==> 02-25 <==
==> flow/design.v (excerpt) <==
module processor
(
	output reg w_en,
	output reg done,
	output reg [7:0] addr,
	output reg [31:0] data_out,
	input clk,
	input rst_n,
	input start,
	input [31:0] data_in
);
export LEC_CHECK = 0
export CAP_MARGIN = 15
export CELL_PAD_IN_SITES_DETAIL_PLACEMENT = 1
export CORE_MARGIN = 4
export CORE_UTILIZATION = 40
export CTS_CLUSTER_DIAMETER = 373
export CTS_CLUSTER_SIZE = 21
export GPL_TIMING_DRIVEN = 0
export MIN_ROUTING_LAYER = met2
export SETUP_SLACK_MARGIN = 1.73
export SLEW_MARGIN = 20
create_clock -name core_clock -period 7.0 [get_ports {clk}]
run.sh (not shown) runs the stock make flow with config.mk's settings and CLKGATE_MAP_FILE=.
==> 09-24 (differences from 02-25) <==
ABC_AREA = 1   (was not set)
CAP_MARGIN = 20   (was 15)
CELL_PAD_IN_SITES_DETAIL_PLACEMENT = not set   (was 1)
CORE_MARGIN = 2   (was 4)
CORE_UTILIZATION = 72   (was 40)
CTS_CLUSTER_DIAMETER = 28   (was 373)
CTS_CLUSTER_SIZE = 74   (was 21)
GPL_TIMING_DRIVEN = not set   (was 0)
MAX_ROUTING_LAYER = met4   (was not set)
MIN_ROUTING_LAYER = not set   (was met2)
SETUP_SLACK_MARGIN = 0.44   (was 1.73)
==> flow/constraint.sdc (replaced) <==
create_clock -name core_clock -period 4.7 [get_ports {clk}]
set_input_delay 0.9400 -clock core_clock [delete_from_list [all_inputs] [get_ports {clk}]]
set_output_delay 0.9400 -clock core_clock [all_outputs]
set_load 0.01 [all_outputs]
==> ci_impl_report.md <==
## Synthesis and layout report

| Metric | Value |
|---|---|
| GPL Wtd Cong | `about 1` |
| Drt initial violations | `around 2300` |
| Slowest cell on the critical path | `dfrtp_4` |
| Worst slew pin tran | `about 0.85 ns` |
| Tot GR Track Use | `0.400` |
| Met2 Resource Use GR | `0.452` |
| Outcome | `finished clean` |
| Ordered list of cells on the worst path | `clkinvlp_4 > nor2_1 > fa_1 > fa_1 > ha_1 > inv_1 > fa_1 > inv_1 > fa_1 > inv_1 > ha_1 > a31oi_4 > a22oi_2 > a31oi_4 > xnor2_2 > buf_4 > o21bai_4 > buf_4 > a221oi_2 > a21o_1` |
| YS chip area | `11600 sq um` |
| Worst hold slack | `about 0.44 ns` |
| Cell Area, Placed | `about 13000 sq um` |
| Comb gate area | `between 8000 and 9000 sq um` |
| Met3 WL | `roughly 17000 microns` |
The numbers above come from 02-25.

==> ci_impl_report.md <==
## Synthesis and layout report

| Metric | Value |
|---|---|
| Outcome | `complete, but fails checks` |
| SO Faults | `negative setup slack` |
| Comb gate area | `between 9000 and 10000 sq um` |
| Worst hold slack | `0.453 ns` |
| Met2 Resource Use GR | `0.704` |
| YS chip area | `between 10000 and 15000 sq um` |
| Cell Area, Placed | `~14000 sq um` |
| Final WS setup | `-0.207 ns` |
| GPL Wtd Cong | `about 1` |
| Slowest cell on the critical path | `fa_1` |
| Tot GR Track Use | `0.476` |
| Final setup viols | `25` |
| Ordered list of cells on the worst path | `inv_2 > nand2_2 > fa_1 > inv_1 > fa_1 > fa_1 > fa_2 > ha_4 > ha_4 > buf_4 > nand2_1 > inv_1 > nand2_1 > nand3_1 > or2_2 > nand3_1 > nand2_1 > inv_1 > nand2_1 > nand2_1 > nand2_1` |
The numbers above come from 09-24.


---

==> wip/pepper <==
Starting RTL as in the previous note.
Settings: LEC_CHECK=0, CAP_MARGIN=15, CORE_MARGIN=2, CORE_UTILIZATION=70, CTS_CLUSTER_DIAMETER=28, SETUP_SLACK_MARGIN=0.92, SLEW_MARGIN=20; clock period 4.68 ns.
==> wip/maple: changes against wip/pepper <==
==> flow/config.mk (replaced) <==
export PLATFORM = sky130hd
export DESIGN_NAME = processor
export DESIGN_NICKNAME = processor
export VERILOG_FILES = /design/flow/design.v
export SDC_FILE = /design/flow/constraint.sdc
export NUM_CORES = 4
export LEC_CHECK = 0
export CAP_MARGIN = 15
export CORE_MARGIN = 4
export CORE_UTILIZATION = 40
export CTS_CLUSTER_DIAMETER = 355
export SLEW_MARGIN = 20
==> flow/constraint.sdc (replaced) <==
create_clock -name core_clock -period 7.0 [get_ports {clk}]
set_input_delay 1.4000 -clock core_clock [delete_from_list [all_inputs] [get_ports {clk}]]
set_output_delay 1.4000 -clock core_clock [all_outputs]
set_load 0.01 [all_outputs]
==> wip/juniper: changes against wip/pepper <==
==> flow/config.mk (replaced) <==
export PLATFORM = sky130hd
export DESIGN_NAME = processor
export DESIGN_NICKNAME = processor
export VERILOG_FILES = /design/flow/design.v
export SDC_FILE = /design/flow/constraint.sdc
export NUM_CORES = 4
export LEC_CHECK = 0
export ABC_AREA = 1
export CAP_MARGIN = 20
export CORE_MARGIN = 2
export CORE_UTILIZATION = 68
export SLEW_MARGIN = 20
==> flow/constraint.sdc (replaced) <==
create_clock -name core_clock -period 8.63 [get_ports {clk}]
set_input_delay 1.7260 -clock core_clock [delete_from_list [all_inputs] [get_ports {clk}]]
set_output_delay 1.7260 -clock core_clock [all_outputs]
set_load 0.01 [all_outputs]
==> comparison table <==
Number of nets in the final layout: wip/pepper 1748; wip/juniper 2060; wip/maple 1676
Crit path buffers/inverters: wip/pepper 4; wip/juniper 3; wip/maple 2
Highest clock frequency the design can meet: wip/pepper 211 MHz; wip/juniper 187 MHz; wip/maple 179 MHz
Beginning of the critical path: wip/pepper a21[0]; wip/juniper b22[3]; wip/maple a12[3]
Area Growth Syn to Fin: wip/pepper 19.8%; wip/juniper 10.2%; wip/maple 12.9%
Reg-to-Reg Start: wip/pepper a21[0]; wip/juniper b22[3]; wip/maple a12[3]
Worst clock skew: wip/pepper 15.5 ps; wip/juniper 16.1 ps; wip/maple 15.4 ps
Fin cells: wip/pepper 1647; wip/juniper 1968; wip/maple 1739
Endpoint arrival time on the critical path: wip/pepper 4990 ps; wip/juniper 5580 ps; wip/maple 5810 ps
Final clock period utilization by the worst path: wip/pepper 101%; wip/juniper 61.9%; wip/maple 79.6%
Tool Warnings: wip/pepper 61; wip/juniper 58; wip/maple 56
Multi-input combinational area share: wip/pepper 64.1%; wip/juniper 63.2%; wip/maple 65.0%
Seq area share: wip/pepper 14.6%; wip/juniper 14.6%; wip/maple 15.4%
Worst-path maximum fanout: wip/pepper 4; wip/juniper 26; wip/maple 16
Via count of the first global-routing pass: wip/pepper 10200; wip/juniper 11400; wip/maple 9476
Clock Buffer Count: wip/pepper 9; wip/juniper 9; wip/maple 10
Area share of buffers outside the clock network: wip/pepper 10.3%; wip/juniper 6.16%; wip/maple 6.42%
Outcome: wip/pepper failed layout checks; wip/juniper no timing/DRC/antenna violations; wip/maple no timing/DRC/antenna violations
Reasons for failing layout checks: wip/pepper setup timing; wip/juniper -; wip/maple -
Pin slew with the least headroom to its limit: wip/pepper 776 ps; wip/juniper 931 ps; wip/maple 1090 ps
Area of the multi-input gates: wip/pepper 8920 um^2; wip/juniper 8720 um^2; wip/maple 8520 um^2
Met3 capacity usage during global routing: wip/pepper 8.51%; wip/juniper 7.78%; wip/maple 4.39%
AO/OA Area Share: wip/pepper 12.7%; wip/juniper 10.3%; wip/maple 12.7%
